==> exp/xenon: inputs <==
==> flow/design.v <==
`timescale 1ns / 1ps
module srl_oneshot(
		input clk250_i,
		input rst_i,
		input trig_i,
		output scal_o
    );
	parameter ONESHOT_LENGTH = 16;
	reg flag;
	reg [15:0] delay_line;
	always @(posedge clk250_i) begin
		if (rst_i) begin
			flag <= 0;
			delay_line <= {16{1'b0}};
		end else begin
			if (trig_i) flag <= 1;
			else if (delay_line[ONESHOT_LENGTH-1]) flag <= 0;
			delay_line <= {delay_line[14:0],trig_i};
		end
	end
	assign scal_o = flag;
endmodule
`timescale 1ns / 1ps
module srl_oneshot_with_ref(
		input clk250_i,
		input rst_i,
		input pulse_i,
		input trig_i,
		output mon_scal_o,
		output scal_o
    );
	parameter ONESHOT_LENGTH = 16;
	reg [1:0] mon_flag_reg;
	reg mon_flag;
	reg flag;
	reg [15:0] delay_line;
	reg [15:0] mon_delay_line;
	always @(posedge clk250_i) begin
		if (rst_i) begin
			mon_flag_reg <= 2'b00;
			mon_flag <= 0;
			mon_delay_line <= {16{1'b0}};
			flag <= 0;
			delay_line <= {16{1'b0}};
		end else begin
			mon_flag_reg <= {mon_flag_reg[0],flag & pulse_i};
			if (mon_flag_reg[0] && !mon_flag_reg[1]) mon_flag <= 1;
			else if (mon_delay_line[ONESHOT_LENGTH-1]) mon_flag <= 0;
			mon_delay_line <= {mon_delay_line[14:0],mon_flag_reg[0] && !mon_flag_reg[1]};
			if (trig_i) flag <= 1;
			else if (delay_line[ONESHOT_LENGTH-1]) flag <= 0;
			delay_line <= {delay_line[14:0],trig_i};
		end
	end
	assign scal_o = flag;
	assign mon_scal_o = mon_flag;
endmodule
`timescale 1ns / 1ps
module ANITA3_trigger_holdoff(
		input clk250_i,
		input rst_i,
		input trig_i,
		output holdoff_o
    );
	reg holdoff_div_2;
	reg [3:0] holdoff_counter;
	wire [4:0] holdoff_counter_plus_one = holdoff_counter + 1;
	reg trigger_holdoff;
	reg clear_holdoff;
	always @(posedge clk250_i) begin
		if (rst_i) begin
			trigger_holdoff <= 0;
			holdoff_div_2 <= 0;
			holdoff_counter <= {4{1'b0}};
			clear_holdoff <= 0;
		end else begin
			if (clear_holdoff) trigger_holdoff <= 0;
			else if (trig_i) trigger_holdoff <= 1;
			if (!trigger_holdoff) holdoff_div_2 <= 0;
			else holdoff_div_2 <= ~holdoff_div_2;
			if (!trigger_holdoff) holdoff_counter <= {4{1'b0}};
			else if (holdoff_div_2) holdoff_counter <= holdoff_counter_plus_one;
			clear_holdoff <= holdoff_counter_plus_one[4];
		end
	end
	assign holdoff_o = trigger_holdoff;
endmodule
`timescale 1ns / 1ps
module ANITA3_simple_trigger_map(
		clk250_i,
		rst_i,
		L1_i,
		mask_i,
		V_pol_phi_o,
		H_pol_phi_o
    );
	parameter NUM_SURFS = 12;
	parameter NUM_TRIG = 4;
	parameter NUM_PHI = 16;
	input clk250_i;
	input rst_i;
	input [NUM_SURFS*NUM_TRIG-1:0] L1_i;
	input [2*NUM_PHI-1:0] mask_i;
	output [NUM_PHI-1:0] V_pol_phi_o;
	output [NUM_PHI-1:0] H_pol_phi_o;
	wire [NUM_PHI-1:0] V_pol_phi_in;
	wire [NUM_PHI-1:0] H_pol_phi_in;
	wire [NUM_TRIG-1:0] SURF_L1[NUM_SURFS-1:0];
	generate
		genvar s;
		for (s=0;s<NUM_SURFS;s=s+1) begin : SL
			assign SURF_L1[s] = L1_i[4*s +: 4];
		end
	endgenerate
	wire [NUM_PHI-1:0] V_pol_mask = mask_i[0 +: NUM_PHI];
	wire [NUM_PHI-1:0] H_pol_mask = mask_i[NUM_PHI +: NUM_PHI];
	reg [NUM_PHI-1:0] V_pol_phi_reg;
	reg [NUM_PHI-1:0] H_pol_phi_reg;
	reg [NUM_PHI-1:0] V_pol_phi_pipe;
	reg [NUM_PHI-1:0] H_pol_phi_pipe;
	assign V_pol_phi_in[0] = SURF_L1[2][0];
	assign V_pol_phi_in[4] = SURF_L1[2][1];
	assign H_pol_phi_in[0] = SURF_L1[2][2];
	assign H_pol_phi_in[4] = SURF_L1[2][3];
	assign V_pol_phi_in[2] = SURF_L1[3][0];
	assign V_pol_phi_in[6] = SURF_L1[3][1];
	assign H_pol_phi_in[2] = SURF_L1[3][2];
	assign H_pol_phi_in[6] = SURF_L1[3][3];
	assign V_pol_phi_in[1] = SURF_L1[4][0];
	assign V_pol_phi_in[5] = SURF_L1[4][1];
	assign H_pol_phi_in[1] = SURF_L1[4][2];
	assign H_pol_phi_in[5] = SURF_L1[4][3];
	assign V_pol_phi_in[3] = SURF_L1[5][0];
	assign V_pol_phi_in[7] = SURF_L1[5][1];
	assign H_pol_phi_in[3] = SURF_L1[5][2];
	assign H_pol_phi_in[7] = SURF_L1[5][3];
	assign V_pol_phi_in[15] = SURF_L1[6][0];
	assign V_pol_phi_in[11] = SURF_L1[6][1];
	assign H_pol_phi_in[15] = SURF_L1[6][2];
	assign H_pol_phi_in[11] = SURF_L1[6][3];
	assign V_pol_phi_in[13] = SURF_L1[7][0];
	assign V_pol_phi_in[9] = SURF_L1[7][1];
	assign H_pol_phi_in[13] = SURF_L1[7][2];
	assign H_pol_phi_in[9] = SURF_L1[7][3];
	assign V_pol_phi_in[14] = SURF_L1[8][0];
	assign V_pol_phi_in[10] = SURF_L1[8][1];
	assign H_pol_phi_in[14] = SURF_L1[8][2];
	assign H_pol_phi_in[10] = SURF_L1[8][3];
	assign V_pol_phi_in[12] = SURF_L1[9][0];
	assign V_pol_phi_in[8] = SURF_L1[9][1];
	assign H_pol_phi_in[12] = SURF_L1[9][2];
	assign H_pol_phi_in[8] = SURF_L1[9][3];
	generate
		genvar j;
		for (j=0;j<NUM_PHI;j=j+1) begin : PHI
			always @(posedge clk250_i) begin : IFF
				if (rst_i) V_pol_phi_reg[j] <= 0;
				else if (V_pol_mask[j]) V_pol_phi_reg[j] <= 0;
				else V_pol_phi_reg[j] <= V_pol_phi_in[j];
				if (rst_i) H_pol_phi_reg[j] <= 0;
				else if (H_pol_mask[j]) H_pol_phi_reg[j] <= 0;
				else H_pol_phi_reg[j] <= H_pol_phi_in[j];
			end
		end
	endgenerate
	always @(posedge clk250_i) begin
		if (rst_i) begin
			V_pol_phi_pipe <= {NUM_PHI{1'b0}};
			H_pol_phi_pipe <= {NUM_PHI{1'b0}};
		end else begin
			V_pol_phi_pipe <= V_pol_phi_reg;
			H_pol_phi_pipe <= H_pol_phi_reg;
		end
	end
	assign V_pol_phi_o = V_pol_phi_pipe;
	assign H_pol_phi_o = H_pol_phi_pipe;
endmodule
`timescale 1ns / 1ps
module ANITA3_simple_trigger( clk250_i,
										rst_i,
										L1_i,
										trig_o,
										scal_o,
										scal_L1_o,
										disable_i,
										refpulse_i,
										mon_scal_o,
										ant_mask_i,
										phi_mask_i,
										phi_o,
										count_o
										);
   parameter NUM_SURFS = 12;
   parameter NUM_TRIG = 4;
   parameter NUM_HOLD = 4;   
	parameter NUM_PHI = 16;
   input clk250_i;
	input rst_i;
   input [NUM_SURFS*NUM_TRIG-1:0] L1_i;
	input [2*NUM_PHI-1:0] ant_mask_i;
	input [2*NUM_PHI-1:0] phi_mask_i;
   output 			  trig_o;
	output [2*NUM_PHI-1:0] phi_o;
	output [2*NUM_PHI-1:0] scal_o;
	output [2*NUM_PHI-1:0] scal_L1_o;
	input refpulse_i;
	output [2*NUM_PHI-1:0] mon_scal_o;
	output [7:0] count_o;
	input disable_i;
	wire [NUM_PHI-1:0] V_pol_phi;
	wire [NUM_PHI-1:0] H_pol_phi;
	ANITA3_simple_trigger_map u_map(.clk250_i(clk250_i),
											  .rst_i(rst_i),
											  .mask_i(ant_mask_i),
											  .L1_i(L1_i),
											  .V_pol_phi_o(V_pol_phi),
											  .H_pol_phi_o(H_pol_phi));
	reg [NUM_PHI-1:0] V_pol_trig;
	reg [NUM_PHI-1:0] H_pol_trig;
	reg [NUM_PHI-1:0] V_pol_phi_del;
	reg [NUM_PHI-1:0] H_pol_phi_del;
	reg [NUM_PHI-1:0] V_pol_hold;
	reg [NUM_PHI-1:0] H_pol_hold;
	reg [NUM_PHI-1:0] V_pol_pat;
	reg [NUM_PHI-1:0] H_pol_pat;	
	reg H_rf_trigger;
	reg V_rf_trigger;
	reg rf_trigger;
	reg [1:0] raw_rf_trigger;
	wire trigger_holdoff;
	reg [7:0] raw_rf_count;
	reg rf_count_flag;
	reg [7:0] rf_count;	
	reg trig_disable;
	generate
		genvar i;
		for (i=0;i<NUM_PHI;i=i+1) begin : RF_TRIG
			srl_oneshot l1v_scaler(.clk250_i(clk250_i),.rst_i(rst_i),.trig_i(V_pol_phi[i]), 
													.scal_o(scal_L1_o[i]));
			srl_oneshot l1h_scaler(.clk250_i(clk250_i),.rst_i(rst_i),.trig_i(H_pol_phi[i]), 
													.scal_o(scal_L1_o[NUM_PHI+i]));
			srl_oneshot_with_ref v_scaler(.clk250_i(clk250_i),.rst_i(rst_i),.trig_i(V_pol_trig[i]),.pulse_i(refpulse_i), 
													.scal_o(scal_o[i]), .mon_scal_o(mon_scal_o[i]));
			srl_oneshot_with_ref h_scaler(.clk250_i(clk250_i),.rst_i(rst_i),.trig_i(H_pol_trig[i]),.pulse_i(refpulse_i), 
													.scal_o(scal_o[NUM_PHI+i]), .mon_scal_o(mon_scal_o[NUM_PHI+i]));
			always @(posedge clk250_i) begin
				if (rst_i) begin
					V_pol_trig[i] <= 1'b0;
					H_pol_trig[i] <= 1'b0;
				end else begin
				V_pol_trig[i] <= ((V_pol_phi[i]) && (V_pol_phi[(i+1)%NUM_PHI])) && !phi_mask_i[i];  
				H_pol_trig[i] <= ((H_pol_phi[i]) && (H_pol_phi[(i+1)%NUM_PHI])) && !phi_mask_i[NUM_PHI+i];	
				end
				end
		end
	endgenerate
	always @(posedge clk250_i) begin
		if (rst_i) begin
			trig_disable <= 0;
			V_pol_phi_del <= {NUM_PHI{1'b0}};
			H_pol_phi_del <= {NUM_PHI{1'b0}};
			H_pol_hold <= {NUM_PHI{1'b0}};
			V_pol_hold <= {NUM_PHI{1'b0}};
			H_pol_pat <= {NUM_PHI{1'b0}};
			V_pol_pat <= {NUM_PHI{1'b0}};
			H_rf_trigger <= 0;
			V_rf_trigger <= 0;
			rf_trigger <= 0;
			raw_rf_trigger <= {2{1'b0}};
			rf_count_flag <= 0;
			raw_rf_count <= {8{1'b0}};
			rf_count <= {8{1'b0}};
		end else begin
		trig_disable <= disable_i;
		V_pol_phi_del <= V_pol_phi;
		H_pol_phi_del <= H_pol_phi;
		H_pol_hold <= H_pol_phi_del;
		V_pol_hold <= V_pol_phi_del;
		if ((H_rf_trigger || V_rf_trigger) && !trigger_holdoff) H_pol_pat <= H_pol_hold;
		if ((H_rf_trigger || V_rf_trigger) && !trigger_holdoff) V_pol_pat <= V_pol_hold;		
		H_rf_trigger <= |H_pol_trig;
		V_rf_trigger <= |V_pol_trig;
		rf_trigger <= (H_rf_trigger | V_rf_trigger) && !trigger_holdoff && !trig_disable;
		raw_rf_trigger <= {raw_rf_trigger[0],(H_rf_trigger | V_rf_trigger)};
		rf_count_flag <= (raw_rf_trigger[0] && !raw_rf_trigger[1]);
		if (rf_count_flag) raw_rf_count <= raw_rf_count + 1;
		if (rf_count_flag && trigger_holdoff) rf_count <= raw_rf_count;
			end
	end
	ANITA3_trigger_holdoff u_rf_holdoff(.clk250_i(clk250_i),
													.rst_i(rst_i),
													.trig_i(V_rf_trigger | H_rf_trigger),
													.holdoff_o(trigger_holdoff));
	assign trig_o = rf_trigger;
	assign phi_o = {H_pol_pat,V_pol_pat};
	assign count_o = rf_count;
endmodule
==> flow/run.sh <==
#!/bin/bash
# the make line also repeats each setting of config.mk as NAME=value (left out here)
make -C /OpenROAD-flow-scripts/flow DESIGN_CONFIG=/design/flow/config.mk WORK_HOME=/design/flow/orfs CLKGATE_MAP_FILE= finish
==> flow/config.mk <==
export PLATFORM = sky130hd
export DESIGN_NAME = ANITA3_simple_trigger
export DESIGN_NICKNAME = ANITA3_simple_trigger
export VERILOG_FILES = /design/flow/design.v
export SDC_FILE = /design/flow/constraint.sdc
export NUM_CORES = 4
export LEC_CHECK = 0
export CAP_MARGIN = 0
export CORE_MARGIN = 2
export CORE_UTILIZATION = 72
export CTS_CLUSTER_SIZE = 32
export MAX_ROUTING_LAYER = met5
export PLACE_DENSITY_LB_ADDON = 0.0
export SETUP_SLACK_MARGIN = 0.44
export SLEW_MARGIN = 10
==> flow/constraint.sdc <==
create_clock -name core_clock -period 1.49 [get_ports {clk250_i}]
set_input_delay 0.2980 -clock core_clock [delete_from_list [all_inputs] [get_ports {clk250_i}]]
set_output_delay 0.2980 -clock core_clock [all_outputs]
set_load 0.01 [all_outputs]
==> exp/delta: changes against exp/xenon <==
- ABC_AREA: default -> 1
- CAP_MARGIN: 0 -> 20
- CTS_CLUSTER_DIAMETER: default -> 400
- CTS_CLUSTER_SIZE: 32 -> 10
- MAX_ROUTING_LAYER: met5 -> default
- PLACE_DENSITY_LB_ADDON: 0.0 -> 0.08
- SETUP_SLACK_MARGIN: 0.44 -> 0.57
- SLEW_MARGIN: 10 -> 20
==> flow/constraint.sdc (replaced) <==
create_clock -name core_clock -period 1.9 [get_ports {clk250_i}]
set_input_delay 0.3800 -clock core_clock [delete_from_list [all_inputs] [get_ports {clk250_i}]]
set_output_delay 0.3800 -clock core_clock [all_outputs]
set_load 0.01 [all_outputs]
==> exp/quartz: changes against exp/xenon <==
- CAP_MARGIN: 0 -> 20
- CORE_ASPECT_RATIO: default -> 0.72
- CORE_UTILIZATION: 72 -> 40
- CTS_CLUSTER_DIAMETER: default -> 348
- CTS_CLUSTER_SIZE: 32 -> default
- MAX_ROUTING_LAYER: met5 -> default
- PLACE_DENSITY_LB_ADDON: 0.0 -> default
- SETUP_SLACK_MARGIN: 0.44 -> default
- SLEW_MARGIN: 10 -> 20
- TNS_END_PERCENT: default -> 45
==> flow/constraint.sdc (replaced) <==
create_clock -name core_clock -period 4.0 [get_ports {clk250_i}]
set_input_delay 0.8000 -clock core_clock [delete_from_list [all_inputs] [get_ports {clk250_i}]]
set_output_delay 0.8000 -clock core_clock [all_outputs]
set_load 0.01 [all_outputs]
==> flow_summary.json <==
{
  "hold_depth": 3,
  "placed_area_sq_mm": 0.0560,
  "grtUsageMet3_pct": 4.54,
  "drtIter0Drc": 1821,
  "fp_util_pct": 72.8,
  "die_width_microns": 279,
  "status": "finished clean",
  "ctsHoldBuffers": 2,
  "groute.usage.overall_pct": 23.9,
  "seq_share_pct": 60.2
}
(the above is from exp/delta)
==> flow_summary.json <==
{
  "drtIter0Drc": 1560,
  "die_width_microns": 274,
  "check-failures": "setup timing",
  "groute.usage.overall_pct": 26.2,
  "setup_slack_ns": -0.0491,
  "seq_share_pct": 58.8,
  "fp_util_pct": 73.1,
  "hold_path_end": "raw_rf_count[4]",
  "setup-violations-final": 72,
  "ctsHoldBuffers": 1,
  "placed_area_sq_mm": 0.0558,
  "hold_depth": 3,
  "grtUsageMet3_pct": 6.56,
  "synth-edff-count": 0,
  "status": "complete, but fails checks"
}
(the above is from exp/xenon)
==> flow_summary.json <==
{
  "hold_depth": 1,
  "seq_share_pct": 60.8,
  "groute.usage.overall_pct": 12.3,
  "n_all_buffers": 261,
  "fp_util_pct": 40.4,
  "ctsHoldBuffers": 0,
  "setup_tns_ns": 0,
  "status": "finished clean",
  "p_total_mw": 34.8,
  "grtUsageMet3_pct": 3.33,
  "placed_area_sq_mm": 0.0556
}
(the above is from exp/quartz)
